===== flow/design.v =====
module ProcessingElement(
  input         clock,
  input         reset,
  input  [7:0]  io_price,
  output [10:0] io_agentIdx,
  output        io_rewardIn_ready,
  input         io_rewardIn_valid,
  input  [7:0]  io_rewardIn_bits_reward,
  input  [10:0] io_rewardIn_bits_idx,
  input         io_rewardIn_bits_last,
  input         io_PEResultOut_ready,
  output        io_PEResultOut_valid,
  output [7:0]  io_PEResultOut_bits_benefit,
  output [7:0]  io_PEResultOut_bits_oldPrice,
  output [10:0] io_PEResultOut_bits_id,
  output        io_PEResultOut_bits_last
);
  reg [7:0] s1_last;  
  reg [7:0] s1_reward;  
  reg [7:0] s1_idx;  
  reg  s1_valid;  
  reg [7:0] s2_price;  
  reg [7:0] s2_idx;  
  reg  s2_last;  
  reg  s2_valid;  
  reg [7:0] s2_reward;  
  reg [7:0] s3_benefit;  
  reg [7:0] s3_oldPrice;  
  reg  s3_valid;  
  reg [7:0] s3_last;  
  reg [7:0] s3_idx;  
  wire  stall = ~io_PEResultOut_ready;  
  wire  fire = io_rewardIn_ready & io_rewardIn_valid;  
  wire [10:0] _GEN_2 = fire ? io_rewardIn_bits_idx : {{3'd0}, s1_idx};  
  wire [8:0] _diff_T = {1'b0,$signed(s2_reward)};  
  wire [8:0] _diff_T_1 = {1'b0,$signed(s2_price)};  
  wire [8:0] diff = $signed(_diff_T) - $signed(_diff_T_1);  
  wire [10:0] _GEN_9 = ~stall ? _GEN_2 : {{3'd0}, s1_idx};  
  wire [7:0] _GEN_14 = ~stall ? s1_last : {{7'd0}, s2_last};  
  assign io_agentIdx = stall ? {3'd0, s1_idx} : io_rewardIn_bits_idx;
  assign io_rewardIn_ready = ~stall;  
  assign io_PEResultOut_valid = s3_valid;  
  assign io_PEResultOut_bits_benefit = s3_benefit;  
  assign io_PEResultOut_bits_oldPrice = s3_oldPrice;  
  assign io_PEResultOut_bits_id = {{3'd0}, s3_idx};  
  assign io_PEResultOut_bits_last = s3_last[0];  
  always @(posedge clock) begin
    if (reset) begin  
      s1_last <= 8'h0;  
    end else if (~stall) begin  
      if (fire) begin  
        s1_last <= {{7'd0}, io_rewardIn_bits_last};  
      end
    end
    if (reset) begin  
      s1_reward <= 8'h0;  
    end else if (~stall) begin  
      if (fire) begin  
        s1_reward <= io_rewardIn_bits_reward;  
      end
    end
    if (reset) begin  
      s1_idx <= 8'h0;  
    end else begin
      s1_idx <= _GEN_9[7:0];
    end
    if (reset) begin  
      s1_valid <= 1'h0;  
    end else if (~stall) begin  
      s1_valid <= fire;  
    end
    if (reset) begin  
      s2_price <= 8'h0;  
    end else if (~stall) begin  
      s2_price <= io_price;  
    end
    if (reset) begin  
      s2_idx <= 8'h0;  
    end else if (~stall) begin  
      s2_idx <= s1_idx;  
    end
    if (reset) begin  
      s2_last <= 1'h0;  
    end else begin
      s2_last <= _GEN_14[0];
    end
    if (reset) begin  
      s2_valid <= 1'h0;  
    end else if (~stall) begin  
      s2_valid <= s1_valid;  
    end
    if (reset) begin  
      s2_reward <= 8'h0;  
    end else if (~stall) begin  
      s2_reward <= s1_reward;  
    end
    if (reset) begin  
      s3_benefit <= 8'h0;  
    end else if (~stall) begin  
      if (diff[8]) begin  
        s3_benefit <= 8'h0;
      end else begin
        s3_benefit <= diff[7:0];
      end
    end
    if (reset) begin  
      s3_oldPrice <= 8'h0;  
    end else if (~stall) begin  
      s3_oldPrice <= s2_price;  
    end
    if (reset) begin  
      s3_valid <= 1'h0;  
    end else if (~stall) begin  
      s3_valid <= s2_valid;  
    end
    if (reset) begin  
      s3_last <= 8'h0;  
    end else if (~stall) begin  
      s3_last <= {{7'd0}, s2_last};  
    end
    if (reset) begin  
      s3_idx <= 8'h0;  
    end else if (~stall) begin  
      s3_idx <= s2_idx;  
    end
  end
endmodule
module SearchTask(
  input         clock,
  input         reset,
  output        io_benefitIn_0_ready,
  input         io_benefitIn_0_valid,
  input  [7:0]  io_benefitIn_0_bits_benefit,
  input  [7:0]  io_benefitIn_0_bits_oldPrice,
  input  [10:0] io_benefitIn_0_bits_id,
  input         io_benefitIn_0_bits_last,
  output        io_benefitIn_1_ready,
  input         io_benefitIn_1_valid,
  input  [7:0]  io_benefitIn_1_bits_benefit,
  input  [7:0]  io_benefitIn_1_bits_oldPrice,
  input  [10:0] io_benefitIn_1_bits_id,
  output        io_benefitIn_2_ready,
  input         io_benefitIn_2_valid,
  input  [7:0]  io_benefitIn_2_bits_benefit,
  input  [7:0]  io_benefitIn_2_bits_oldPrice,
  input  [10:0] io_benefitIn_2_bits_id,
  output        io_benefitIn_3_ready,
  input         io_benefitIn_3_valid,
  input  [7:0]  io_benefitIn_3_bits_benefit,
  input  [7:0]  io_benefitIn_3_bits_oldPrice,
  input  [10:0] io_benefitIn_3_bits_id,
  output        io_benefitIn_4_ready,
  input         io_benefitIn_4_valid,
  input  [7:0]  io_benefitIn_4_bits_benefit,
  input  [7:0]  io_benefitIn_4_bits_oldPrice,
  input  [10:0] io_benefitIn_4_bits_id,
  output        io_benefitIn_5_ready,
  input         io_benefitIn_5_valid,
  input  [7:0]  io_benefitIn_5_bits_benefit,
  input  [7:0]  io_benefitIn_5_bits_oldPrice,
  input  [10:0] io_benefitIn_5_bits_id,
  output        io_benefitIn_6_ready,
  input         io_benefitIn_6_valid,
  input  [7:0]  io_benefitIn_6_bits_benefit,
  input  [7:0]  io_benefitIn_6_bits_oldPrice,
  input  [10:0] io_benefitIn_6_bits_id,
  output        io_benefitIn_7_ready,
  input         io_benefitIn_7_valid,
  input  [7:0]  io_benefitIn_7_bits_benefit,
  input  [7:0]  io_benefitIn_7_bits_oldPrice,
  input  [10:0] io_benefitIn_7_bits_id,
  input         io_resultOut_ready,
  output        io_resultOut_valid,
  output [10:0] io_resultOut_bits_winner,
  output [7:0]  io_resultOut_bits_bid
);
  reg  s_valid_0;  
  reg  s_valid_1;  
  reg  s_valid_2;  
  reg  s_valid_3;  
  reg  s_last_0;  
  reg  s_last_1;  
  reg  s_last_2;  
  reg  s_last_3;  
  reg [7:0] compRegs_0_0_benefit;  
  reg [10:0] compRegs_0_0_id;  
  reg [7:0] compRegs_0_0_runningBid;  
  reg [7:0] compRegs_0_0_oldPrice;  
  reg [7:0] compRegs_0_1_benefit;  
  reg [10:0] compRegs_0_1_id;  
  reg [7:0] compRegs_0_1_runningBid;  
  reg [7:0] compRegs_0_1_oldPrice;  
  reg [7:0] compRegs_0_2_benefit;  
  reg [10:0] compRegs_0_2_id;  
  reg [7:0] compRegs_0_2_runningBid;  
  reg [7:0] compRegs_0_2_oldPrice;  
  reg [7:0] compRegs_0_3_benefit;  
  reg [10:0] compRegs_0_3_id;  
  reg [7:0] compRegs_0_3_runningBid;  
  reg [7:0] compRegs_0_3_oldPrice;  
  reg [7:0] compRegs_0_4_benefit;  
  reg [10:0] compRegs_0_4_id;  
  reg [7:0] compRegs_0_4_runningBid;  
  reg [7:0] compRegs_0_4_oldPrice;  
  reg [7:0] compRegs_0_5_benefit;  
  reg [10:0] compRegs_0_5_id;  
  reg [7:0] compRegs_0_5_runningBid;  
  reg [7:0] compRegs_0_5_oldPrice;  
  reg [7:0] compRegs_0_6_benefit;  
  reg [10:0] compRegs_0_6_id;  
  reg [7:0] compRegs_0_6_runningBid;  
  reg [7:0] compRegs_0_6_oldPrice;  
  reg [7:0] compRegs_0_7_benefit;  
  reg [10:0] compRegs_0_7_id;  
  reg [7:0] compRegs_0_7_runningBid;  
  reg [7:0] compRegs_0_7_oldPrice;  
  reg [7:0] compRegs_1_0_benefit;  
  reg [10:0] compRegs_1_0_id;  
  reg [7:0] compRegs_1_0_runningBid;  
  reg [7:0] compRegs_1_0_oldPrice;  
  reg [7:0] compRegs_1_1_benefit;  
  reg [10:0] compRegs_1_1_id;  
  reg [7:0] compRegs_1_1_runningBid;  
  reg [7:0] compRegs_1_1_oldPrice;  
  reg [7:0] compRegs_1_2_benefit;  
  reg [10:0] compRegs_1_2_id;  
  reg [7:0] compRegs_1_2_runningBid;  
  reg [7:0] compRegs_1_2_oldPrice;  
  reg [7:0] compRegs_1_3_benefit;  
  reg [10:0] compRegs_1_3_id;  
  reg [7:0] compRegs_1_3_runningBid;  
  reg [7:0] compRegs_1_3_oldPrice;  
  reg [7:0] compRegs_2_0_benefit;  
  reg [10:0] compRegs_2_0_id;  
  reg [7:0] compRegs_2_0_runningBid;  
  reg [7:0] compRegs_2_0_oldPrice;  
  reg [7:0] compRegs_2_1_benefit;  
  reg [10:0] compRegs_2_1_id;  
  reg [7:0] compRegs_2_1_runningBid;  
  reg [7:0] compRegs_2_1_oldPrice;  
  reg [7:0] compRegs_3_0_benefit;  
  reg [10:0] compRegs_3_0_id;  
  reg [7:0] compRegs_3_0_runningBid;  
  reg [7:0] compRegs_3_0_oldPrice;  
  reg [7:0] slast_runningWinner_benefit;  
  reg [10:0] slast_runningWinner_id;  
  reg [7:0] slast_runningWinner_runningBid;  
  reg [7:0] slast_runningWinner_oldPrice;  
  reg  slast_valid;  
  reg  slast_last;  
  wire  stall = ~io_resultOut_ready & slast_valid;  
  wire  _fire_T = io_benefitIn_0_ready & io_benefitIn_0_valid;  
  wire  _fire_T_1 = io_benefitIn_1_ready & io_benefitIn_1_valid;  
  wire  _fire_T_2 = io_benefitIn_2_ready & io_benefitIn_2_valid;  
  wire  _fire_T_3 = io_benefitIn_3_ready & io_benefitIn_3_valid;  
  wire  _fire_T_4 = io_benefitIn_4_ready & io_benefitIn_4_valid;  
  wire  _fire_T_5 = io_benefitIn_5_ready & io_benefitIn_5_valid;  
  wire  _fire_T_6 = io_benefitIn_6_ready & io_benefitIn_6_valid;  
  wire  _fire_T_7 = io_benefitIn_7_ready & io_benefitIn_7_valid;  
  wire  fire = _fire_T | _fire_T_1 | _fire_T_2 | _fire_T_3 | _fire_T_4 | _fire_T_5 | _fire_T_6 | _fire_T_7;  
  wire [7:0] hypoBid = compRegs_0_0_benefit - compRegs_0_1_benefit;  
  wire [7:0] hypoBid_1 = compRegs_0_1_benefit - compRegs_0_0_benefit;  
  wire [7:0] hypoBid_2 = compRegs_0_2_benefit - compRegs_0_3_benefit;  
  wire [7:0] hypoBid_3 = compRegs_0_3_benefit - compRegs_0_2_benefit;  
  wire [7:0] hypoBid_4 = compRegs_0_4_benefit - compRegs_0_5_benefit;  
  wire [7:0] hypoBid_5 = compRegs_0_5_benefit - compRegs_0_4_benefit;  
  wire [7:0] hypoBid_6 = compRegs_0_6_benefit - compRegs_0_7_benefit;  
  wire [7:0] hypoBid_7 = compRegs_0_7_benefit - compRegs_0_6_benefit;  
  wire [7:0] hypoBid_8 = compRegs_1_0_benefit - compRegs_1_1_benefit;  
  wire [7:0] hypoBid_9 = compRegs_1_1_benefit - compRegs_1_0_benefit;  
  wire [7:0] hypoBid_10 = compRegs_1_2_benefit - compRegs_1_3_benefit;  
  wire [7:0] hypoBid_11 = compRegs_1_3_benefit - compRegs_1_2_benefit;  
  wire [7:0] hypoBid_12 = compRegs_2_0_benefit - compRegs_2_1_benefit;  
  wire [7:0] hypoBid_13 = compRegs_2_1_benefit - compRegs_2_0_benefit;  
  wire [7:0] hypoBid_14 = compRegs_3_0_benefit - slast_runningWinner_benefit;  
  wire [7:0] _slast_runningWinner_runningBid_T_1 = hypoBid_14 < compRegs_3_0_runningBid ? hypoBid_14 :
    compRegs_3_0_runningBid;  
  wire [7:0] hypoBid_15 = slast_runningWinner_benefit - compRegs_3_0_benefit;  
  wire [7:0] _slast_runningWinner_runningBid_T_3 = hypoBid_15 < slast_runningWinner_runningBid ? hypoBid_15 :
    slast_runningWinner_runningBid;  
  wire [7:0] _io_resultOut_bits_bid_T_1 = slast_runningWinner_oldPrice + 8'h1;  
  wire [7:0] _io_resultOut_bits_bid_T_3 = slast_runningWinner_runningBid + slast_runningWinner_oldPrice;  
  wire [7:0] _GEN_152 = slast_runningWinner_benefit == 8'h0 ? 8'h0 : _io_resultOut_bits_bid_T_3;  
  assign io_benefitIn_0_ready = ~stall;  
  assign io_benefitIn_1_ready = ~stall;  
  assign io_benefitIn_2_ready = ~stall;  
  assign io_benefitIn_3_ready = ~stall;  
  assign io_benefitIn_4_ready = ~stall;  
  assign io_benefitIn_5_ready = ~stall;  
  assign io_benefitIn_6_ready = ~stall;  
  assign io_benefitIn_7_ready = ~stall;  
  assign io_resultOut_valid = slast_valid & slast_last;  
  assign io_resultOut_bits_winner = slast_runningWinner_id;  
  assign io_resultOut_bits_bid = slast_runningWinner_runningBid == 8'h0 & slast_runningWinner_benefit > 8'h0 ?
    _io_resultOut_bits_bid_T_1 : _GEN_152;  
  always @(posedge clock) begin
    if (reset) begin  
      s_valid_0 <= 1'h0;  
    end else if (~stall) begin  
      s_valid_0 <= fire;  
    end
    if (reset) begin  
      s_valid_1 <= 1'h0;  
    end else if (~stall) begin  
      s_valid_1 <= s_valid_0;  
    end
    if (reset) begin  
      s_valid_2 <= 1'h0;  
    end else if (~stall) begin  
      s_valid_2 <= s_valid_1;  
    end
    if (reset) begin  
      s_valid_3 <= 1'h0;  
    end else if (~stall) begin  
      s_valid_3 <= s_valid_2;  
    end
    if (reset) begin  
      s_last_0 <= 1'h0;  
    end else if (~stall) begin  
      if (fire) begin  
        s_last_0 <= io_benefitIn_0_bits_last;  
      end
    end
    if (reset) begin  
      s_last_1 <= 1'h0;  
    end else if (~stall) begin  
      s_last_1 <= s_last_0;  
    end
    if (reset) begin  
      s_last_2 <= 1'h0;  
    end else if (~stall) begin  
      s_last_2 <= s_last_1;  
    end
    if (reset) begin  
      s_last_3 <= 1'h0;  
    end else if (~stall) begin  
      s_last_3 <= s_last_2;  
    end
    if (reset) begin  
      compRegs_0_0_benefit <= 8'h0;  
    end else if (~stall) begin  
      if (fire) begin  
        if (_fire_T) begin  
          compRegs_0_0_benefit <= io_benefitIn_0_bits_benefit;  
        end else begin
          compRegs_0_0_benefit <= 8'h0;  
        end
      end
    end
    if (reset) begin  
      compRegs_0_0_id <= 11'h0;  
    end else if (~stall) begin  
      if (fire) begin  
        compRegs_0_0_id <= io_benefitIn_0_bits_id;  
      end
    end
    if (reset) begin  
      compRegs_0_0_runningBid <= 8'h0;  
    end else if (~stall) begin  
      if (fire) begin  
        compRegs_0_0_runningBid <= 8'hff;  
      end
    end
    if (reset) begin  
      compRegs_0_0_oldPrice <= 8'h0;  
    end else if (~stall) begin  
      if (fire) begin  
        compRegs_0_0_oldPrice <= io_benefitIn_0_bits_oldPrice;  
      end
    end
    if (reset) begin  
      compRegs_0_1_benefit <= 8'h0;  
    end else if (~stall) begin  
      if (fire) begin  
        if (_fire_T_1) begin  
          compRegs_0_1_benefit <= io_benefitIn_1_bits_benefit;  
        end else begin
          compRegs_0_1_benefit <= 8'h0;  
        end
      end
    end
    if (reset) begin  
      compRegs_0_1_id <= 11'h0;  
    end else if (~stall) begin  
      if (fire) begin  
        compRegs_0_1_id <= io_benefitIn_1_bits_id;  
      end
    end
    if (reset) begin  
      compRegs_0_1_runningBid <= 8'h0;  
    end else if (~stall) begin  
      if (fire) begin  
        compRegs_0_1_runningBid <= 8'hff;  
      end
    end
    if (reset) begin  
      compRegs_0_1_oldPrice <= 8'h0;  
    end else if (~stall) begin  
      if (fire) begin  
        compRegs_0_1_oldPrice <= io_benefitIn_1_bits_oldPrice;  
      end
    end
    if (reset) begin  
      compRegs_0_2_benefit <= 8'h0;  
    end else if (~stall) begin  
      if (fire) begin  
        if (_fire_T_2) begin  
          compRegs_0_2_benefit <= io_benefitIn_2_bits_benefit;  
        end else begin
          compRegs_0_2_benefit <= 8'h0;  
        end
      end
    end
    if (reset) begin  
      compRegs_0_2_id <= 11'h0;  
    end else if (~stall) begin  
      if (fire) begin  
        compRegs_0_2_id <= io_benefitIn_2_bits_id;  
      end
    end
    if (reset) begin  
      compRegs_0_2_runningBid <= 8'h0;  
    end else if (~stall) begin  
      if (fire) begin  
        compRegs_0_2_runningBid <= 8'hff;  
      end
    end
    if (reset) begin  
      compRegs_0_2_oldPrice <= 8'h0;  
    end else if (~stall) begin  
      if (fire) begin  
        compRegs_0_2_oldPrice <= io_benefitIn_2_bits_oldPrice;  
      end
    end
    if (reset) begin  
      compRegs_0_3_benefit <= 8'h0;  
    end else if (~stall) begin  
      if (fire) begin  
        if (_fire_T_3) begin  
          compRegs_0_3_benefit <= io_benefitIn_3_bits_benefit;  
        end else begin
          compRegs_0_3_benefit <= 8'h0;  
        end
      end
    end
    if (reset) begin  
      compRegs_0_3_id <= 11'h0;  
    end else if (~stall) begin  
      if (fire) begin  
        compRegs_0_3_id <= io_benefitIn_3_bits_id;  
      end
    end
    if (reset) begin  
      compRegs_0_3_runningBid <= 8'h0;  
    end else if (~stall) begin  
      if (fire) begin  
        compRegs_0_3_runningBid <= 8'hff;  
      end
    end
    if (reset) begin  
      compRegs_0_3_oldPrice <= 8'h0;  
    end else if (~stall) begin  
      if (fire) begin  
        compRegs_0_3_oldPrice <= io_benefitIn_3_bits_oldPrice;  
      end
    end
    if (reset) begin  
      compRegs_0_4_benefit <= 8'h0;  
    end else if (~stall) begin  
      if (fire) begin  
        if (_fire_T_4) begin  
          compRegs_0_4_benefit <= io_benefitIn_4_bits_benefit;  
        end else begin
          compRegs_0_4_benefit <= 8'h0;  
        end
      end
    end
    if (reset) begin  
      compRegs_0_4_id <= 11'h0;  
    end else if (~stall) begin  
      if (fire) begin  
        compRegs_0_4_id <= io_benefitIn_4_bits_id;  
      end
    end
    if (reset) begin  
      compRegs_0_4_runningBid <= 8'h0;  
    end else if (~stall) begin  
      if (fire) begin  
        compRegs_0_4_runningBid <= 8'hff;  
      end
    end
    if (reset) begin  
      compRegs_0_4_oldPrice <= 8'h0;  
    end else if (~stall) begin  
      if (fire) begin  
        compRegs_0_4_oldPrice <= io_benefitIn_4_bits_oldPrice;  
      end
    end
    if (reset) begin  
      compRegs_0_5_benefit <= 8'h0;  
    end else if (~stall) begin  
      if (fire) begin  
        if (_fire_T_5) begin  
          compRegs_0_5_benefit <= io_benefitIn_5_bits_benefit;  
        end else begin
          compRegs_0_5_benefit <= 8'h0;  
        end
      end
    end
    if (reset) begin  
      compRegs_0_5_id <= 11'h0;  
    end else if (~stall) begin  
      if (fire) begin  
        compRegs_0_5_id <= io_benefitIn_5_bits_id;  
      end
    end
    if (reset) begin  
      compRegs_0_5_runningBid <= 8'h0;  
    end else if (~stall) begin  
      if (fire) begin  
        compRegs_0_5_runningBid <= 8'hff;  
      end
    end
    if (reset) begin  
      compRegs_0_5_oldPrice <= 8'h0;  
    end else if (~stall) begin  
      if (fire) begin  
        compRegs_0_5_oldPrice <= io_benefitIn_5_bits_oldPrice;  
      end
    end
    if (reset) begin  
      compRegs_0_6_benefit <= 8'h0;  
    end else if (~stall) begin  
      if (fire) begin  
        if (_fire_T_6) begin  
          compRegs_0_6_benefit <= io_benefitIn_6_bits_benefit;  
        end else begin
          compRegs_0_6_benefit <= 8'h0;  
        end
      end
    end
    if (reset) begin  
      compRegs_0_6_id <= 11'h0;  
    end else if (~stall) begin  
      if (fire) begin  
        compRegs_0_6_id <= io_benefitIn_6_bits_id;  
      end
    end
    if (reset) begin  
      compRegs_0_6_runningBid <= 8'h0;  
    end else if (~stall) begin  
      if (fire) begin  
        compRegs_0_6_runningBid <= 8'hff;  
      end
    end
    if (reset) begin  
      compRegs_0_6_oldPrice <= 8'h0;  
    end else if (~stall) begin  
      if (fire) begin  
        compRegs_0_6_oldPrice <= io_benefitIn_6_bits_oldPrice;  
      end
    end
    if (reset) begin  
      compRegs_0_7_benefit <= 8'h0;  
    end else if (~stall) begin  
      if (fire) begin  
        if (_fire_T_7) begin  
          compRegs_0_7_benefit <= io_benefitIn_7_bits_benefit;  
        end else begin
          compRegs_0_7_benefit <= 8'h0;  
        end
      end
    end
    if (reset) begin  
      compRegs_0_7_id <= 11'h0;  
    end else if (~stall) begin  
      if (fire) begin  
        compRegs_0_7_id <= io_benefitIn_7_bits_id;  
      end
    end
    if (reset) begin  
      compRegs_0_7_runningBid <= 8'h0;  
    end else if (~stall) begin  
      if (fire) begin  
        compRegs_0_7_runningBid <= 8'hff;  
      end
    end
    if (reset) begin  
      compRegs_0_7_oldPrice <= 8'h0;  
    end else if (~stall) begin  
      if (fire) begin  
        compRegs_0_7_oldPrice <= io_benefitIn_7_bits_oldPrice;  
      end
    end
    if (reset) begin  
      compRegs_1_0_benefit <= 8'h0;  
    end else if (~stall) begin  
      if (compRegs_0_0_benefit >= compRegs_0_1_benefit) begin  
        compRegs_1_0_benefit <= compRegs_0_0_benefit;  
      end else begin
        compRegs_1_0_benefit <= compRegs_0_1_benefit;  
      end
    end
    if (reset) begin  
      compRegs_1_0_id <= 11'h0;  
    end else if (~stall) begin  
      if (compRegs_0_0_benefit >= compRegs_0_1_benefit) begin  
        compRegs_1_0_id <= compRegs_0_0_id;  
      end else begin
        compRegs_1_0_id <= compRegs_0_1_id;  
      end
    end
    if (reset) begin  
      compRegs_1_0_runningBid <= 8'h0;  
    end else if (~stall) begin  
      if (compRegs_0_0_benefit >= compRegs_0_1_benefit) begin  
        if (hypoBid < compRegs_0_0_runningBid) begin  
          compRegs_1_0_runningBid <= hypoBid;
        end else begin
          compRegs_1_0_runningBid <= compRegs_0_0_runningBid;
        end
      end else if (hypoBid_1 < compRegs_0_1_runningBid) begin  
        compRegs_1_0_runningBid <= hypoBid_1;
      end else begin
        compRegs_1_0_runningBid <= compRegs_0_1_runningBid;
      end
    end
    if (reset) begin  
      compRegs_1_0_oldPrice <= 8'h0;  
    end else if (~stall) begin  
      if (compRegs_0_0_benefit >= compRegs_0_1_benefit) begin  
        compRegs_1_0_oldPrice <= compRegs_0_0_oldPrice;  
      end else begin
        compRegs_1_0_oldPrice <= compRegs_0_1_oldPrice;  
      end
    end
    if (reset) begin  
      compRegs_1_1_benefit <= 8'h0;  
    end else if (~stall) begin  
      if (compRegs_0_2_benefit >= compRegs_0_3_benefit) begin  
        compRegs_1_1_benefit <= compRegs_0_2_benefit;  
      end else begin
        compRegs_1_1_benefit <= compRegs_0_3_benefit;  
      end
    end
    if (reset) begin  
      compRegs_1_1_id <= 11'h0;  
    end else if (~stall) begin  
      if (compRegs_0_2_benefit >= compRegs_0_3_benefit) begin  
        compRegs_1_1_id <= compRegs_0_2_id;  
      end else begin
        compRegs_1_1_id <= compRegs_0_3_id;  
      end
    end
    if (reset) begin  
      compRegs_1_1_runningBid <= 8'h0;  
    end else if (~stall) begin  
      if (compRegs_0_2_benefit >= compRegs_0_3_benefit) begin  
        if (hypoBid_2 < compRegs_0_2_runningBid) begin  
          compRegs_1_1_runningBid <= hypoBid_2;
        end else begin
          compRegs_1_1_runningBid <= compRegs_0_2_runningBid;
        end
      end else if (hypoBid_3 < compRegs_0_3_runningBid) begin  
        compRegs_1_1_runningBid <= hypoBid_3;
      end else begin
        compRegs_1_1_runningBid <= compRegs_0_3_runningBid;
      end
    end
    if (reset) begin  
      compRegs_1_1_oldPrice <= 8'h0;  
    end else if (~stall) begin  
      if (compRegs_0_2_benefit >= compRegs_0_3_benefit) begin  
        compRegs_1_1_oldPrice <= compRegs_0_2_oldPrice;  
      end else begin
        compRegs_1_1_oldPrice <= compRegs_0_3_oldPrice;  
      end
    end
    if (reset) begin  
      compRegs_1_2_benefit <= 8'h0;  
    end else if (~stall) begin  
      if (compRegs_0_4_benefit >= compRegs_0_5_benefit) begin  
        compRegs_1_2_benefit <= compRegs_0_4_benefit;  
      end else begin
        compRegs_1_2_benefit <= compRegs_0_5_benefit;  
      end
    end
    if (reset) begin  
      compRegs_1_2_id <= 11'h0;  
    end else if (~stall) begin  
      if (compRegs_0_4_benefit >= compRegs_0_5_benefit) begin  
        compRegs_1_2_id <= compRegs_0_4_id;  
      end else begin
        compRegs_1_2_id <= compRegs_0_5_id;  
      end
    end
    if (reset) begin  
      compRegs_1_2_runningBid <= 8'h0;  
    end else if (~stall) begin  
      if (compRegs_0_4_benefit >= compRegs_0_5_benefit) begin  
        if (hypoBid_4 < compRegs_0_4_runningBid) begin  
          compRegs_1_2_runningBid <= hypoBid_4;
        end else begin
          compRegs_1_2_runningBid <= compRegs_0_4_runningBid;
        end
      end else if (hypoBid_5 < compRegs_0_5_runningBid) begin  
        compRegs_1_2_runningBid <= hypoBid_5;
      end else begin
        compRegs_1_2_runningBid <= compRegs_0_5_runningBid;
      end
    end
    if (reset) begin  
      compRegs_1_2_oldPrice <= 8'h0;  
    end else if (~stall) begin  
      if (compRegs_0_4_benefit >= compRegs_0_5_benefit) begin  
        compRegs_1_2_oldPrice <= compRegs_0_4_oldPrice;  
      end else begin
        compRegs_1_2_oldPrice <= compRegs_0_5_oldPrice;  
      end
    end
    if (reset) begin  
      compRegs_1_3_benefit <= 8'h0;  
    end else if (~stall) begin  
      if (compRegs_0_6_benefit >= compRegs_0_7_benefit) begin  
        compRegs_1_3_benefit <= compRegs_0_6_benefit;  
      end else begin
        compRegs_1_3_benefit <= compRegs_0_7_benefit;  
      end
    end
    if (reset) begin  
      compRegs_1_3_id <= 11'h0;  
    end else if (~stall) begin  
      if (compRegs_0_6_benefit >= compRegs_0_7_benefit) begin  
        compRegs_1_3_id <= compRegs_0_6_id;  
      end else begin
        compRegs_1_3_id <= compRegs_0_7_id;  
      end
    end
    if (reset) begin  
      compRegs_1_3_runningBid <= 8'h0;  
    end else if (~stall) begin  
      if (compRegs_0_6_benefit >= compRegs_0_7_benefit) begin  
        if (hypoBid_6 < compRegs_0_6_runningBid) begin  
          compRegs_1_3_runningBid <= hypoBid_6;
        end else begin
          compRegs_1_3_runningBid <= compRegs_0_6_runningBid;
        end
      end else if (hypoBid_7 < compRegs_0_7_runningBid) begin  
        compRegs_1_3_runningBid <= hypoBid_7;
      end else begin
        compRegs_1_3_runningBid <= compRegs_0_7_runningBid;
      end
    end
    if (reset) begin  
      compRegs_1_3_oldPrice <= 8'h0;  
    end else if (~stall) begin  
      if (compRegs_0_6_benefit >= compRegs_0_7_benefit) begin  
        compRegs_1_3_oldPrice <= compRegs_0_6_oldPrice;  
      end else begin
        compRegs_1_3_oldPrice <= compRegs_0_7_oldPrice;  
      end
    end
    if (reset) begin  
      compRegs_2_0_benefit <= 8'h0;  
    end else if (~stall) begin  
      if (compRegs_1_0_benefit >= compRegs_1_1_benefit) begin  
        compRegs_2_0_benefit <= compRegs_1_0_benefit;  
      end else begin
        compRegs_2_0_benefit <= compRegs_1_1_benefit;  
      end
    end
    if (reset) begin  
      compRegs_2_0_id <= 11'h0;  
    end else if (~stall) begin  
      if (compRegs_1_0_benefit >= compRegs_1_1_benefit) begin  
        compRegs_2_0_id <= compRegs_1_0_id;  
      end else begin
        compRegs_2_0_id <= compRegs_1_1_id;  
      end
    end
    if (reset) begin  
      compRegs_2_0_runningBid <= 8'h0;  
    end else if (~stall) begin  
      if (compRegs_1_0_benefit >= compRegs_1_1_benefit) begin  
        if (hypoBid_8 < compRegs_1_0_runningBid) begin  
          compRegs_2_0_runningBid <= hypoBid_8;
        end else begin
          compRegs_2_0_runningBid <= compRegs_1_0_runningBid;
        end
      end else if (hypoBid_9 < compRegs_1_1_runningBid) begin  
        compRegs_2_0_runningBid <= hypoBid_9;
      end else begin
        compRegs_2_0_runningBid <= compRegs_1_1_runningBid;
      end
    end
    if (reset) begin  
      compRegs_2_0_oldPrice <= 8'h0;  
    end else if (~stall) begin  
      if (compRegs_1_0_benefit >= compRegs_1_1_benefit) begin  
        compRegs_2_0_oldPrice <= compRegs_1_0_oldPrice;  
      end else begin
        compRegs_2_0_oldPrice <= compRegs_1_1_oldPrice;  
      end
    end
    if (reset) begin  
      compRegs_2_1_benefit <= 8'h0;  
    end else if (~stall) begin  
      if (compRegs_1_2_benefit >= compRegs_1_3_benefit) begin  
        compRegs_2_1_benefit <= compRegs_1_2_benefit;  
      end else begin
        compRegs_2_1_benefit <= compRegs_1_3_benefit;  
      end
    end
    if (reset) begin  
      compRegs_2_1_id <= 11'h0;  
    end else if (~stall) begin  
      if (compRegs_1_2_benefit >= compRegs_1_3_benefit) begin  
        compRegs_2_1_id <= compRegs_1_2_id;  
      end else begin
        compRegs_2_1_id <= compRegs_1_3_id;  
      end
    end
    if (reset) begin  
      compRegs_2_1_runningBid <= 8'h0;  
    end else if (~stall) begin  
      if (compRegs_1_2_benefit >= compRegs_1_3_benefit) begin  
        if (hypoBid_10 < compRegs_1_2_runningBid) begin  
          compRegs_2_1_runningBid <= hypoBid_10;
        end else begin
          compRegs_2_1_runningBid <= compRegs_1_2_runningBid;
        end
      end else if (hypoBid_11 < compRegs_1_3_runningBid) begin  
        compRegs_2_1_runningBid <= hypoBid_11;
      end else begin
        compRegs_2_1_runningBid <= compRegs_1_3_runningBid;
      end
    end
    if (reset) begin  
      compRegs_2_1_oldPrice <= 8'h0;  
    end else if (~stall) begin  
      if (compRegs_1_2_benefit >= compRegs_1_3_benefit) begin  
        compRegs_2_1_oldPrice <= compRegs_1_2_oldPrice;  
      end else begin
        compRegs_2_1_oldPrice <= compRegs_1_3_oldPrice;  
      end
    end
    if (reset) begin  
      compRegs_3_0_benefit <= 8'h0;  
    end else if (~stall) begin  
      if (compRegs_2_0_benefit >= compRegs_2_1_benefit) begin  
        compRegs_3_0_benefit <= compRegs_2_0_benefit;  
      end else begin
        compRegs_3_0_benefit <= compRegs_2_1_benefit;  
      end
    end
    if (reset) begin  
      compRegs_3_0_id <= 11'h0;  
    end else if (~stall) begin  
      if (compRegs_2_0_benefit >= compRegs_2_1_benefit) begin  
        compRegs_3_0_id <= compRegs_2_0_id;  
      end else begin
        compRegs_3_0_id <= compRegs_2_1_id;  
      end
    end
    if (reset) begin  
      compRegs_3_0_runningBid <= 8'h0;  
    end else if (~stall) begin  
      if (compRegs_2_0_benefit >= compRegs_2_1_benefit) begin  
        if (hypoBid_12 < compRegs_2_0_runningBid) begin  
          compRegs_3_0_runningBid <= hypoBid_12;
        end else begin
          compRegs_3_0_runningBid <= compRegs_2_0_runningBid;
        end
      end else if (hypoBid_13 < compRegs_2_1_runningBid) begin  
        compRegs_3_0_runningBid <= hypoBid_13;
      end else begin
        compRegs_3_0_runningBid <= compRegs_2_1_runningBid;
      end
    end
    if (reset) begin  
      compRegs_3_0_oldPrice <= 8'h0;  
    end else if (~stall) begin  
      if (compRegs_2_0_benefit >= compRegs_2_1_benefit) begin  
        compRegs_3_0_oldPrice <= compRegs_2_0_oldPrice;  
      end else begin
        compRegs_3_0_oldPrice <= compRegs_2_1_oldPrice;  
      end
    end
    if (reset) begin  
      slast_runningWinner_benefit <= 8'h0;  
    end else if (~stall) begin  
      if (slast_last | ~slast_valid) begin  
        slast_runningWinner_benefit <= compRegs_3_0_benefit;  
      end else if (compRegs_3_0_benefit > slast_runningWinner_benefit) begin  
        slast_runningWinner_benefit <= compRegs_3_0_benefit;  
      end
    end
    if (reset) begin  
      slast_runningWinner_id <= 11'h0;  
    end else if (~stall) begin  
      if (slast_last | ~slast_valid) begin  
        slast_runningWinner_id <= compRegs_3_0_id;  
      end else if (compRegs_3_0_benefit > slast_runningWinner_benefit) begin  
        slast_runningWinner_id <= compRegs_3_0_id;  
      end
    end
    if (reset) begin  
      slast_runningWinner_runningBid <= 8'h0;  
    end else if (~stall) begin  
      if (slast_last | ~slast_valid) begin  
        slast_runningWinner_runningBid <= compRegs_3_0_runningBid;  
      end else if (compRegs_3_0_benefit > slast_runningWinner_benefit) begin  
        slast_runningWinner_runningBid <= _slast_runningWinner_runningBid_T_1;  
      end else begin
        slast_runningWinner_runningBid <= _slast_runningWinner_runningBid_T_3;  
      end
    end
    if (reset) begin  
      slast_runningWinner_oldPrice <= 8'h0;  
    end else if (~stall) begin  
      if (slast_last | ~slast_valid) begin  
        slast_runningWinner_oldPrice <= compRegs_3_0_oldPrice;  
      end else if (compRegs_3_0_benefit > slast_runningWinner_benefit) begin  
        slast_runningWinner_oldPrice <= compRegs_3_0_oldPrice;  
      end
    end
    if (reset) begin  
      slast_valid <= 1'h0;  
    end else if (~stall) begin  
      slast_valid <= s_valid_3;  
    end
    if (reset) begin  
      slast_last <= 1'h0;  
    end else if (~stall) begin  
      slast_last <= s_last_3;  
    end
  end
endmodule
module AuctionSearch(
  input         clock,
  input         reset,
  output        io_rewardIn_0_ready,
  input         io_rewardIn_0_valid,
  input  [7:0]  io_rewardIn_0_reward,
  input  [10:0] io_rewardIn_0_idx,
  input         io_rewardIn_0_last,
  output [10:0] io_agentIdx_0,
  input  [7:0]  io_price_0,
  output        io_rewardIn_1_ready,
  input         io_rewardIn_1_valid,
  input  [7:0]  io_rewardIn_1_reward,
  input  [10:0] io_rewardIn_1_idx,
  output [10:0] io_agentIdx_1,
  input  [7:0]  io_price_1,
  output        io_rewardIn_2_ready,
  input         io_rewardIn_2_valid,
  input  [7:0]  io_rewardIn_2_reward,
  input  [10:0] io_rewardIn_2_idx,
  output [10:0] io_agentIdx_2,
  input  [7:0]  io_price_2,
  output        io_rewardIn_3_ready,
  input         io_rewardIn_3_valid,
  input  [7:0]  io_rewardIn_3_reward,
  input  [10:0] io_rewardIn_3_idx,
  output [10:0] io_agentIdx_3,
  input  [7:0]  io_price_3,
  output        io_rewardIn_4_ready,
  input         io_rewardIn_4_valid,
  input  [7:0]  io_rewardIn_4_reward,
  input  [10:0] io_rewardIn_4_idx,
  output [10:0] io_agentIdx_4,
  input  [7:0]  io_price_4,
  output        io_rewardIn_5_ready,
  input         io_rewardIn_5_valid,
  input  [7:0]  io_rewardIn_5_reward,
  input  [10:0] io_rewardIn_5_idx,
  output [10:0] io_agentIdx_5,
  input  [7:0]  io_price_5,
  output        io_rewardIn_6_ready,
  input         io_rewardIn_6_valid,
  input  [7:0]  io_rewardIn_6_reward,
  input  [10:0] io_rewardIn_6_idx,
  output [10:0] io_agentIdx_6,
  input  [7:0]  io_price_6,
  output        io_rewardIn_7_ready,
  input         io_rewardIn_7_valid,
  input  [7:0]  io_rewardIn_7_reward,
  input  [10:0] io_rewardIn_7_idx,
  output [10:0] io_agentIdx_7,
  input  [7:0]  io_price_7,
  input         io_resultOut_ready,
  output        io_resultOut_valid,
  output [10:0] io_resultOut_winner,
  output [7:0]  io_resultOut_bid
);
  wire        pe0_valid;
  wire [7:0]  pe0_benefit;
  wire [7:0]  pe0_oldPrice;
  wire [10:0] pe0_id;
  wire        pe0_last;
  wire        pe0_ready;
  wire        pe1_valid;
  wire [7:0]  pe1_benefit;
  wire [7:0]  pe1_oldPrice;
  wire [10:0] pe1_id;
  wire        pe1_last;
  wire        pe1_ready;
  wire        pe2_valid;
  wire [7:0]  pe2_benefit;
  wire [7:0]  pe2_oldPrice;
  wire [10:0] pe2_id;
  wire        pe2_last;
  wire        pe2_ready;
  wire        pe3_valid;
  wire [7:0]  pe3_benefit;
  wire [7:0]  pe3_oldPrice;
  wire [10:0] pe3_id;
  wire        pe3_last;
  wire        pe3_ready;
  wire        pe4_valid;
  wire [7:0]  pe4_benefit;
  wire [7:0]  pe4_oldPrice;
  wire [10:0] pe4_id;
  wire        pe4_last;
  wire        pe4_ready;
  wire        pe5_valid;
  wire [7:0]  pe5_benefit;
  wire [7:0]  pe5_oldPrice;
  wire [10:0] pe5_id;
  wire        pe5_last;
  wire        pe5_ready;
  wire        pe6_valid;
  wire [7:0]  pe6_benefit;
  wire [7:0]  pe6_oldPrice;
  wire [10:0] pe6_id;
  wire        pe6_last;
  wire        pe6_ready;
  wire        pe7_valid;
  wire [7:0]  pe7_benefit;
  wire [7:0]  pe7_oldPrice;
  wire [10:0] pe7_id;
  wire        pe7_last;
  wire        pe7_ready;
  ProcessingElement pes_0 (
    .clock(clock),
    .reset(reset),
    .io_price(io_price_0),
    .io_agentIdx(io_agentIdx_0),
    .io_rewardIn_ready(io_rewardIn_0_ready),
    .io_rewardIn_valid(io_rewardIn_0_valid),
    .io_rewardIn_bits_reward(io_rewardIn_0_reward),
    .io_rewardIn_bits_idx(io_rewardIn_0_idx),
    .io_rewardIn_bits_last(io_rewardIn_0_last),
    .io_PEResultOut_ready(pe0_ready),
    .io_PEResultOut_valid(pe0_valid),
    .io_PEResultOut_bits_benefit(pe0_benefit),
    .io_PEResultOut_bits_oldPrice(pe0_oldPrice),
    .io_PEResultOut_bits_id(pe0_id),
    .io_PEResultOut_bits_last(pe0_last)
  );
  ProcessingElement pes_1 (
    .clock(clock),
    .reset(reset),
    .io_price(io_price_1),
    .io_agentIdx(io_agentIdx_1),
    .io_rewardIn_ready(io_rewardIn_1_ready),
    .io_rewardIn_valid(io_rewardIn_1_valid),
    .io_rewardIn_bits_reward(io_rewardIn_1_reward),
    .io_rewardIn_bits_idx(io_rewardIn_1_idx),
    .io_rewardIn_bits_last(1'b0),
    .io_PEResultOut_ready(pe1_ready),
    .io_PEResultOut_valid(pe1_valid),
    .io_PEResultOut_bits_benefit(pe1_benefit),
    .io_PEResultOut_bits_oldPrice(pe1_oldPrice),
    .io_PEResultOut_bits_id(pe1_id),
    .io_PEResultOut_bits_last(pe1_last)
  );
  ProcessingElement pes_2 (
    .clock(clock),
    .reset(reset),
    .io_price(io_price_2),
    .io_agentIdx(io_agentIdx_2),
    .io_rewardIn_ready(io_rewardIn_2_ready),
    .io_rewardIn_valid(io_rewardIn_2_valid),
    .io_rewardIn_bits_reward(io_rewardIn_2_reward),
    .io_rewardIn_bits_idx(io_rewardIn_2_idx),
    .io_rewardIn_bits_last(1'b0),
    .io_PEResultOut_ready(pe2_ready),
    .io_PEResultOut_valid(pe2_valid),
    .io_PEResultOut_bits_benefit(pe2_benefit),
    .io_PEResultOut_bits_oldPrice(pe2_oldPrice),
    .io_PEResultOut_bits_id(pe2_id),
    .io_PEResultOut_bits_last(pe2_last)
  );
  ProcessingElement pes_3 (
    .clock(clock),
    .reset(reset),
    .io_price(io_price_3),
    .io_agentIdx(io_agentIdx_3),
    .io_rewardIn_ready(io_rewardIn_3_ready),
    .io_rewardIn_valid(io_rewardIn_3_valid),
    .io_rewardIn_bits_reward(io_rewardIn_3_reward),
    .io_rewardIn_bits_idx(io_rewardIn_3_idx),
    .io_rewardIn_bits_last(1'b0),
    .io_PEResultOut_ready(pe3_ready),
    .io_PEResultOut_valid(pe3_valid),
    .io_PEResultOut_bits_benefit(pe3_benefit),
    .io_PEResultOut_bits_oldPrice(pe3_oldPrice),
    .io_PEResultOut_bits_id(pe3_id),
    .io_PEResultOut_bits_last(pe3_last)
  );
  ProcessingElement pes_4 (
    .clock(clock),
    .reset(reset),
    .io_price(io_price_4),
    .io_agentIdx(io_agentIdx_4),
    .io_rewardIn_ready(io_rewardIn_4_ready),
    .io_rewardIn_valid(io_rewardIn_4_valid),
    .io_rewardIn_bits_reward(io_rewardIn_4_reward),
    .io_rewardIn_bits_idx(io_rewardIn_4_idx),
    .io_rewardIn_bits_last(1'b0),
    .io_PEResultOut_ready(pe4_ready),
    .io_PEResultOut_valid(pe4_valid),
    .io_PEResultOut_bits_benefit(pe4_benefit),
    .io_PEResultOut_bits_oldPrice(pe4_oldPrice),
    .io_PEResultOut_bits_id(pe4_id),
    .io_PEResultOut_bits_last(pe4_last)
  );
  ProcessingElement pes_5 (
    .clock(clock),
    .reset(reset),
    .io_price(io_price_5),
    .io_agentIdx(io_agentIdx_5),
    .io_rewardIn_ready(io_rewardIn_5_ready),
    .io_rewardIn_valid(io_rewardIn_5_valid),
    .io_rewardIn_bits_reward(io_rewardIn_5_reward),
    .io_rewardIn_bits_idx(io_rewardIn_5_idx),
    .io_rewardIn_bits_last(1'b0),
    .io_PEResultOut_ready(pe5_ready),
    .io_PEResultOut_valid(pe5_valid),
    .io_PEResultOut_bits_benefit(pe5_benefit),
    .io_PEResultOut_bits_oldPrice(pe5_oldPrice),
    .io_PEResultOut_bits_id(pe5_id),
    .io_PEResultOut_bits_last(pe5_last)
  );
  ProcessingElement pes_6 (
    .clock(clock),
    .reset(reset),
    .io_price(io_price_6),
    .io_agentIdx(io_agentIdx_6),
    .io_rewardIn_ready(io_rewardIn_6_ready),
    .io_rewardIn_valid(io_rewardIn_6_valid),
    .io_rewardIn_bits_reward(io_rewardIn_6_reward),
    .io_rewardIn_bits_idx(io_rewardIn_6_idx),
    .io_rewardIn_bits_last(1'b0),
    .io_PEResultOut_ready(pe6_ready),
    .io_PEResultOut_valid(pe6_valid),
    .io_PEResultOut_bits_benefit(pe6_benefit),
    .io_PEResultOut_bits_oldPrice(pe6_oldPrice),
    .io_PEResultOut_bits_id(pe6_id),
    .io_PEResultOut_bits_last(pe6_last)
  );
  ProcessingElement pes_7 (
    .clock(clock),
    .reset(reset),
    .io_price(io_price_7),
    .io_agentIdx(io_agentIdx_7),
    .io_rewardIn_ready(io_rewardIn_7_ready),
    .io_rewardIn_valid(io_rewardIn_7_valid),
    .io_rewardIn_bits_reward(io_rewardIn_7_reward),
    .io_rewardIn_bits_idx(io_rewardIn_7_idx),
    .io_rewardIn_bits_last(1'b0),
    .io_PEResultOut_ready(pe7_ready),
    .io_PEResultOut_valid(pe7_valid),
    .io_PEResultOut_bits_benefit(pe7_benefit),
    .io_PEResultOut_bits_oldPrice(pe7_oldPrice),
    .io_PEResultOut_bits_id(pe7_id),
    .io_PEResultOut_bits_last(pe7_last)
  );
  SearchTask search (
    .clock(clock),
    .reset(reset),
    .io_benefitIn_0_ready(pe0_ready),
    .io_benefitIn_0_valid(pe0_valid),
    .io_benefitIn_0_bits_benefit(pe0_benefit),
    .io_benefitIn_0_bits_oldPrice(pe0_oldPrice),
    .io_benefitIn_0_bits_id(pe0_id),
    .io_benefitIn_0_bits_last(pe0_last),
    .io_benefitIn_1_ready(pe1_ready),
    .io_benefitIn_1_valid(pe1_valid),
    .io_benefitIn_1_bits_benefit(pe1_benefit),
    .io_benefitIn_1_bits_oldPrice(pe1_oldPrice),
    .io_benefitIn_1_bits_id(pe1_id),
    .io_benefitIn_2_ready(pe2_ready),
    .io_benefitIn_2_valid(pe2_valid),
    .io_benefitIn_2_bits_benefit(pe2_benefit),
    .io_benefitIn_2_bits_oldPrice(pe2_oldPrice),
    .io_benefitIn_2_bits_id(pe2_id),
    .io_benefitIn_3_ready(pe3_ready),
    .io_benefitIn_3_valid(pe3_valid),
    .io_benefitIn_3_bits_benefit(pe3_benefit),
    .io_benefitIn_3_bits_oldPrice(pe3_oldPrice),
    .io_benefitIn_3_bits_id(pe3_id),
    .io_benefitIn_4_ready(pe4_ready),
    .io_benefitIn_4_valid(pe4_valid),
    .io_benefitIn_4_bits_benefit(pe4_benefit),
    .io_benefitIn_4_bits_oldPrice(pe4_oldPrice),
    .io_benefitIn_4_bits_id(pe4_id),
    .io_benefitIn_5_ready(pe5_ready),
    .io_benefitIn_5_valid(pe5_valid),
    .io_benefitIn_5_bits_benefit(pe5_benefit),
    .io_benefitIn_5_bits_oldPrice(pe5_oldPrice),
    .io_benefitIn_5_bits_id(pe5_id),
    .io_benefitIn_6_ready(pe6_ready),
    .io_benefitIn_6_valid(pe6_valid),
    .io_benefitIn_6_bits_benefit(pe6_benefit),
    .io_benefitIn_6_bits_oldPrice(pe6_oldPrice),
    .io_benefitIn_6_bits_id(pe6_id),
    .io_benefitIn_7_ready(pe7_ready),
    .io_benefitIn_7_valid(pe7_valid),
    .io_benefitIn_7_bits_benefit(pe7_benefit),
    .io_benefitIn_7_bits_oldPrice(pe7_oldPrice),
    .io_benefitIn_7_bits_id(pe7_id),
    .io_resultOut_ready(io_resultOut_ready),
    .io_resultOut_valid(io_resultOut_valid),
    .io_resultOut_bits_winner(io_resultOut_winner),
    .io_resultOut_bits_bid(io_resultOut_bid)
  );
endmodule

===== flow/run.sh =====
#!/bin/bash
# the make line also repeats each setting of config.mk as NAME=value (left out here)
make -C /OpenROAD-flow-scripts/flow DESIGN_CONFIG=/design/flow/config.mk WORK_HOME=/design/flow/orfs CLKGATE_MAP_FILE= finish

===== flow/config.mk =====
export PLATFORM = sky130hd
export DESIGN_NAME = AuctionSearch
export DESIGN_NICKNAME = AuctionSearch
export VERILOG_FILES = /design/flow/design.v
export SDC_FILE = /design/flow/constraint.sdc
export NUM_CORES = 4
export LEC_CHECK = 0
export CAP_MARGIN = 20
export CORE_MARGIN = 2
export CORE_UTILIZATION = 40
export PLACE_DENSITY = 0.6
export SLEW_MARGIN = 20

===== flow/constraint.sdc =====
create_clock -name core_clock -period 4.0 [get_ports {clock}]
set_input_delay 0.8000 -clock core_clock [delete_from_list [all_inputs] [get_ports {clock}]]
set_output_delay 0.8000 -clock core_clock [all_outputs]
set_load 0.01 [all_outputs]

==> impl_metrics.yaml, run 1 <==
# implementation run metrics
die:
  coreArea_sq_um: 120000
  die-width_um: 352
  total_number_of_placement_rows: 127
  initial_core_util_pct: 40.3
  num_io_pins: 344
  fp.dieArea_sq_um: 124000
  overall_die_height_um: 352
synthesis:
  yosys-stat-cells: 6125
  fa_ha_maj_area_share_pct: 8.91
  sequential_area_share_after_synthesis_pct: 41.4
  ys_dominant_reg_cell: "dfxtp_1"
  post_synth_mux_area_share_pct: 3.42
  synthSimpleGateAreaFrac_pct: 19.1
  top_cells_by_area: "dfxtp_1 41%, nand2_1 12%, a21oi_1 9.0%"
  synthMostInstantiatedCell: "nand2_1"
  warnings_synthesis: 2
  yosys.stat.chipArea_sq_um: 48300
  ys_async_sr_fraction_pct: 0
  most_area_hungry_cell_type_in_the_yosys_netlist: "dfxtp_1"
  enable_flop_cells: 0
  syn_inst: 6125
  syn_area_cell_sq_um: 7.89
  logic_family: "AND-OR/OR-AND gates"
  post-synth-top-area-fraction_pct: 41.4
  synth.lib_cells_used.distinct: 79
  ys_sh_xor_pct: 2.38
  common_cells: "1579 x nand2_1, 998 x dfxtp_1, 865 x a21oi_1"
  ys_sh_aoi_pct: 19.2
  syn-cell-area_sq_um: 48300
  ys_ff: 998
final_timing:
  setup_viol: 0
  timing.fmax_ghz: 0.266
  timing.final.crit_period_ns: 3.75
  timing_hold_violations_final: 0
  fin_worst_skew_ns: 0.0468
  totalNegativeSetupSlack_ns: 0
  max_slew.worst_pin.slew_ns: 1.29
  rsz0062_at_grt: "false"
  timing.final.ws_setup_ns: 0.246
  maxSlewViolCount: 0
  final_min_period_over_clock_period_pct: 93.9
  fin_worst_hold_slack_ns: 0.425
  worst_relative_slew_slack_pct: 14.2
power:
  power_switching_share_pct: 25.6
  power.sequential.total_mw: 10.5
  p_comb_mw: 2.91
  share_comb_of_total_power_pct: 12.1
  pwr_density_cell_nw_per_um2: 419
  power.clock.fraction_pct: 43.8
  leakage_nw: 22.6
  power.clock.total_mw: 10.5
  maxPowerGroup: "registers"
  switching_power_mw: 6.14
  max-vdd-ir-drop_v: 0.000317
  seqPwrFrac_pct: 44.0
  power.internal_mw: 17.8
clock_tree:
  cts_htree_levels: 3
  cts_root_buffer: "clkbuf_16"
  cts_sinks: 998
  postCtsHoldBufs: 0
  cts-root-to-sink-buffers: 3
  tritoncts: "done"
  clk_pin_slew_ns: 0.06
  insertion_delay_ns: 0.70
  cts-buffers-inserted: 107
route:
  wl_per_cell_um: 17.3
  via_per_inst: 5.16
  routed_wirelength_um: 138000
  total_via_count_in_the_routed_design: 41300
  route.detailed.drc: 0
  dr.pass1.iters: 8
  detail_route.iter0.violations: 2566
  postRouteAntennaNets: 0
grt:
  grt_pass1_wl_um: 218000
  number_of_global_route_vias_before_repair: 39200
  antenna_found_initial: 7
  globalRoute.totalOverflow: 0
  global_route.usage.total_pct: 22.0
  grt_start_max_net_pins: 215
critical_path:
  crit_path_end: "io_resultOut_bid[6]"
  cp_startpoint_kind: "register"
  critical_path.max_fanout: 7
  critical_path_cell_count: 10
  cp_num_buf_inv: 1
  critical_path_end_type: "primary output"
  max_stage_delay_ns: 0.40
  worst_reg_to_reg_path_cell_count: 15
  rr_endpoint: "search.compRegs_1_0_runningBid[5]$_SDFFE_PP0N_"
  regToRegStartpoint: "search.compRegs_0_1_benefit[0]$_SDFFE_PP0P_"
  timing_worst_setup_path_type: "reg -> out"
  cp_data_required_time_ns: 3.20
  crit_start: "search.slast_runningWinner_oldPrice[0]$_SDFFE_PP0P_"
  crit_arrival_ns: 2.95
  cpLargestDelayFamily: "AND-OR/OR-AND gates"
  rrSetupSlack_ns: 0.28
  worstPathCellList: "ha_1 > fa_1 > a21o_1 > a21oi_2 > o21bai_1 > a21oi_1 > xnor2_1 > nor2_1 > a211oi_1 > dlygate4sd2_1"
  cell_type_of_the_slowest_stage_on_the_worst_timing_path: "fa_1"
worst_hold_path:
  worst_hold_path.endpoint: "search.compRegs_0_7_oldPrice[6]$_SDFFE_PP0P_"
  hold_path_depth: 2
  timing.hold.worst.start: "pes_7.s3_oldPrice[6]$_SDFFE_PP0N_"
  hold_path.class: "reg -> reg"
placed_design:
  dp_hpwl_um: 100000
  globalplace.congestion: 0.917
  port_buffers: 340
  preCtsSetupSlack_ns: 0.275
job:
  warning_count: 100
  max_capacitance_violation_count: 0
cells_and_area:
  post_layout_nets: 6852
  areaGrowthSynthToFinish_pct: 18.3
status:
  result_of_the_run: "timing/DRC/antenna clean"
## what timing repair did
action	CTS	global route
setup buffers	0	2
setup endpoints to repair	2	20
resized	4	9
pin swaps	0	1
## layout make-up
class                           instances  area, sq um
Antenna cell                            2         5.00
Clock buffer                          154         3150
Clock inverter                         48          638
Fill cell                           12100        62700
Inverter                              296         1120
Multi-Input combinational cell       4426        25700
Sequential cell                       998        20000
Tap cell                             1612         2020
Timing Repair Buffer                  466         4580
## per-layer routing
metal | up-vias | track usage (%) | wire (um)
li1 | 21100 | - | -
met1 | 19300 | 30.2 | 65600
met2 | 706 | 35.7 | 63200
met3 | 169 | 3.04 | 5800
met4 | 14 | 6.58 | 3620
met5 | - | 0 | 92
## stage by stage
stage,instance area [sq um],power (mW),utilization (%),std cells
after floorplan,48300,12.6,-,6127
after global placement,53300,13.6,44.5,7796
after detailed placement,53300,13.7,44.5,7796
after CTS,57100,24.2,47.7,7998
after global routing,57200,24.9,47.7,8000
final,57200,24.0,47.7,8002
==> run 2, diff against run 1 <==
CORE_ASPECT_RATIO = 0.5   (was not set)
CORE_UTILIZATION = 72   (was 40)
CTS_CLUSTER_DIAMETER = 389   (was not set)
CTS_CLUSTER_SIZE = 99   (was not set)
SETUP_SLACK_MARGIN = 0.6   (was not set)
clock period = 2.91 ns   (was 4.0 ns; I/O delays follow)
==> impl_metrics.yaml, run 2 <==
# implementation run metrics
clock_tree:
  cts-root-to-sink-buffers: 3
  cts_htree_levels: 1
  cts_root_buffer: "clkbuf_16"
  postCtsHoldBufs: 0
  cts-buffers-inserted: 14
  cts_sinks: 998
synthesis:
  yosys-stat-cells: 6125
  ys_dominant_reg_cell: "dfxtp_1"
  top_cells_by_area: "dfxtp_1 41%, nand2_1 12%, a21oi_1 9.0%"
  syn_area_cell_sq_um: 7.89
  ys_ff: 998
  syn-cell-area_sq_um: 48300
  synthSimpleGateAreaFrac_pct: 19.1
  synthMostInstantiatedCell: "nand2_1"
  fa_ha_maj_area_share_pct: 8.91
  syn_inst: 6125
  ys_sh_aoi_pct: 19.2
  warnings_synthesis: 2
  ys_sh_xor_pct: 2.38
  ys_async_sr_fraction_pct: 0
  enable_flop_cells: 0
  common_cells: "1579 x nand2_1, 998 x dfxtp_1, 865 x a21oi_1"
  sequential_area_share_after_synthesis_pct: 41.4
  logic_family: "AND-OR/OR-AND gates"
  yosys.stat.chipArea_sq_um: 48300
  post_synth_mux_area_share_pct: 3.42
  synth.lib_cells_used.distinct: 79
  post-synth-top-area-fraction_pct: 41.4
  most_area_hungry_cell_type_in_the_yosys_netlist: "dfxtp_1"
die:
  initial_core_util_pct: 72.5
  total_number_of_placement_rows: 67
  fp.dieArea_sq_um: 69300
  die-width_um: 370
  num_io_pins: 344
  coreArea_sq_um: 66600
  overall_die_height_um: 187
placed_design:
  globalplace.congestion: 0.957
  port_buffers: 340
  dp_hpwl_um: 104000
status:
  stop_stage: "global routing"
  result_of_the_run: "stopped before the end"
run 2: through the flow:
step	TNS [ns]	setup slack, ns	instances	hold WS [ns]	area, sq um
2_1_floorplan	-4.91	-0.204	6127	0.425	49200
3_3_place_gp	-13.81	-0.385	7459	0.434	56300
3_5_place_dp	-24.92	-0.507	7459	0.443	56300
4_1_cts	-19.25	-0.499	7648	0.245	59900
run 2: timing repair:
action	in CTS
gates resized	856
pin swaps	232
gates cloned	26
hold endpoints to repair	0
buffers inserted	146
endpoints found under the setup margin	433
==> run 3, diff against run 2 <==
CAP_MARGIN = 25   (was 20)
CORE_ASPECT_RATIO = not set   (was 0.5)
CORE_UTILIZATION = 68   (was 72)
CTS_CLUSTER_DIAMETER = not set   (was 389)
CTS_CLUSTER_SIZE = not set   (was 99)
GPL_ROUTABILITY_DRIVEN = 1   (was not set)
HOLD_SLACK_MARGIN = 0.3   (was not set)
MAX_ROUTING_LAYER = met4   (was not set)
MIN_ROUTING_LAYER = met1   (was not set)
PLACE_DENSITY = not set   (was 0.6)
SETUP_SLACK_MARGIN = not set   (was 0.6)
TNS_END_PERCENT = 25   (was not set)
clock period = 3.33 ns   (was 2.91 ns; I/O delays follow)
==> impl_metrics.yaml, run 3 <==
# implementation run metrics
synthesis:
  syn_inst: 6125
  yosys.stat.chipArea_sq_um: 48300
  logic_family: "AND-OR/OR-AND gates"
  warnings_synthesis: 2
  top_cells_by_area: "dfxtp_1 41%, nand2_1 12%, a21oi_1 9.0%"
  sequential_area_share_after_synthesis_pct: 41.4
  post_synth_mux_area_share_pct: 3.42
  most_area_hungry_cell_type_in_the_yosys_netlist: "dfxtp_1"
  synthSimpleGateAreaFrac_pct: 19.1
  ys_async_sr_fraction_pct: 0
  synth.lib_cells_used.distinct: 79
  common_cells: "1579 x nand2_1, 998 x dfxtp_1, 865 x a21oi_1"
  syn-cell-area_sq_um: 48300
  ys_dominant_reg_cell: "dfxtp_1"
  enable_flop_cells: 0
  yosys-stat-cells: 6125
  synthMostInstantiatedCell: "nand2_1"
  post-synth-top-area-fraction_pct: 41.4
  ys_sh_aoi_pct: 19.2
  ys_sh_xor_pct: 2.38
  fa_ha_maj_area_share_pct: 8.91
  syn_area_cell_sq_um: 7.89
  ys_ff: 998
power:
  power.sequential.total_mw: 12.7
  maxPowerGroup: "registers"
  power_switching_share_pct: 26.2
  power.clock.total_mw: 11.6
  share_comb_of_total_power_pct: 14.7
  max-vdd-ir-drop_v: 0.000456
  seqPwrFrac_pct: 44.6
  power.internal_mw: 21.0
  pwr_density_cell_nw_per_um2: 483
  p_comb_mw: 4.17
  leakage_nw: 23.7
  power.clock.fraction_pct: 40.8
  switching_power_mw: 7.46
final_timing:
  timing.fmax_ghz: 0.287
  maxSlewViolCount: 0
  setup_viol: 24
  rsz0062_at_grt: "true"
  fin_worst_hold_slack_ns: 0.448
  fin_worst_skew_ns: 0.0317
  max_slew.worst_pin.slew_ns: 0.946
  timing.final.crit_period_ns: 3.48
  timing.final.ws_setup_ns: -0.151
  timing_hold_violations_final: 0
  final_min_period_over_clock_period_pct: 105
  worst_relative_slew_slack_pct: 36.3
worst_hold_path:
  hold_path.class: "reg -> reg"
  timing.hold.worst.start: "pes_6.s3_oldPrice[4]$_SDFFE_PP0N_"
  hold_path_depth: 2
  worst_hold_path.endpoint: "search.compRegs_0_6_oldPrice[4]$_SDFFE_PP0P_"
critical_path:
  timing_worst_setup_path_type: "reg -> reg"
  cp_startpoint_kind: "register"
  worstPathCellList: "inv_2 > ha_4 > inv_2 > fa_2 > buf_6 > a21o_1 > a211oi_2 > nor2_1 > ha_2 > a21o_1 > a21o_1 > a211oi_4 > buf_4 > buf_4 > mux2i_1 > o22ai_1 > a21o_1"
  cp_num_buf_inv: 5
  rrSetupSlack_ns: -0.15
  rr_endpoint: "search.compRegs_3_0_runningBid[1]$_SDFFE_PP0N_"
  regToRegStartpoint: "search.compRegs_2_0_benefit[0]$_SDFFE_PP0N_"
  cpLargestDelayFamily: "AND-OR/OR-AND gates"
  crit_path_end: "search.compRegs_3_0_runningBid[1]$_SDFFE_PP0N_"
  crit_start: "search.compRegs_2_0_benefit[0]$_SDFFE_PP0N_"
  critical_path_cell_count: 17
  critical_path_end_type: "register"
  max_stage_delay_ns: 0.44
  cell_type_of_the_slowest_stage_on_the_worst_timing_path: "a211oi_4"
  worst_reg_to_reg_path_cell_count: 17
  critical_path.max_fanout: 5
  crit_arrival_ns: 4.03
  cp_data_required_time_ns: 3.88
  cpMostUsedCell: "a21o_1"
grt:
  grt_pass1_wl_um: 217000
  antenna_found_initial: 3
  global_route.usage.total_pct: 37.1
  globalRoute.totalOverflow: 0
  grt_start_max_net_pins: 197
  number_of_global_route_vias_before_repair: 41700
status:
  layout.failed_checks: "negative setup slack"
  result_of_the_run: "complete, but fails checks"
cells_and_area:
  instances_no_fill: 7506
  post_layout_nets: 7042
  final_core_util_pct: 84.1
  areaGrowthSynthToFinish_pct: 22.2
die:
  die-width_um: 271
  initial_core_util_pct: 68.9
  coreArea_sq_um: 70100
  overall_die_height_um: 271
  total_number_of_placement_rows: 97
  fp.dieArea_sq_um: 73200
  num_io_pins: 344
placed_design:
  globalplace.congestion: 1.02
  preCtsSetupSlack_ns: -0.256
  dp.cells: 7267
  dp_hpwl_um: 95300
  port_buffers: 340
clock_tree:
  cts-root-to-sink-buffers: 3
  postCtsHoldBufs: 0
  cts_root_buffer: "clkbuf_16"
  cts-buffers-inserted: 98
  tritoncts: "done"
  cts_htree_levels: 3
  insertion_delay_ns: 0.67
  cts_sinks: 998
  clk_pin_slew_ns: 0.07
route:
  wl_per_cell_um: 18.7
  route.detailed.drc: 0
  routed_wirelength_um: 140000
  via_per_inst: 5.97
  total_via_count_in_the_routed_design: 44800
  dr.pass1.iters: 7
  postRouteAntennaNets: 0
  detail_route.iter0.violations: 4285
job:
  warning_count: 99
  max_capacitance_violation_count: 0
-- run 3: area by class of cell --
type / count / area (sq um)
diodes: 3 / 7.51
well taps: 940 / 1180
clock inverters: 44 / 614
multi-input cells: 4427 / 27000
clock buffers: 134 / 2800
repair buffers: 664 / 6270
flip-flops and latches: 998 / 20000
inverters: 296 / 1130
fillers: 4362 / 11100
-- run 3: per-layer routing --
metal | up-vias | track usage [%] | share of wire, %
met5 | - | - | 0
met4 | 0 | 15.2 | 4.2
met3 | 368 | 4.93 | 7.5
met2 | 1791 | 58.1 | 46
met1 | 21200 | 48.7 | 42
li1 | 21400 | - | -
-- run 3: timing repair --
action / 4_1_cts / 5_1_grt
pin swaps: 38 / 180
buffers inserted: 10 / 45
gates cloned: 1 / 2
endpoints found under the setup margin: 64 / 70
resized: 84 / 298
-- run 3: metrics by stage --
stage	setup TNS [ns]	power [mW]	cell area, sq um
after global routing	-6.52	29.4	59000
final	-1.81	28.5	59000
after detailed placement	-7.73	16.5	53700
after global placement	-1.38	16.4	53700
after CTS	-0.591	28.1	57500
after floorplan	-0.0992	15.1	48300
Power figures rest on the tool's default switching activity, not on a simulated workload.
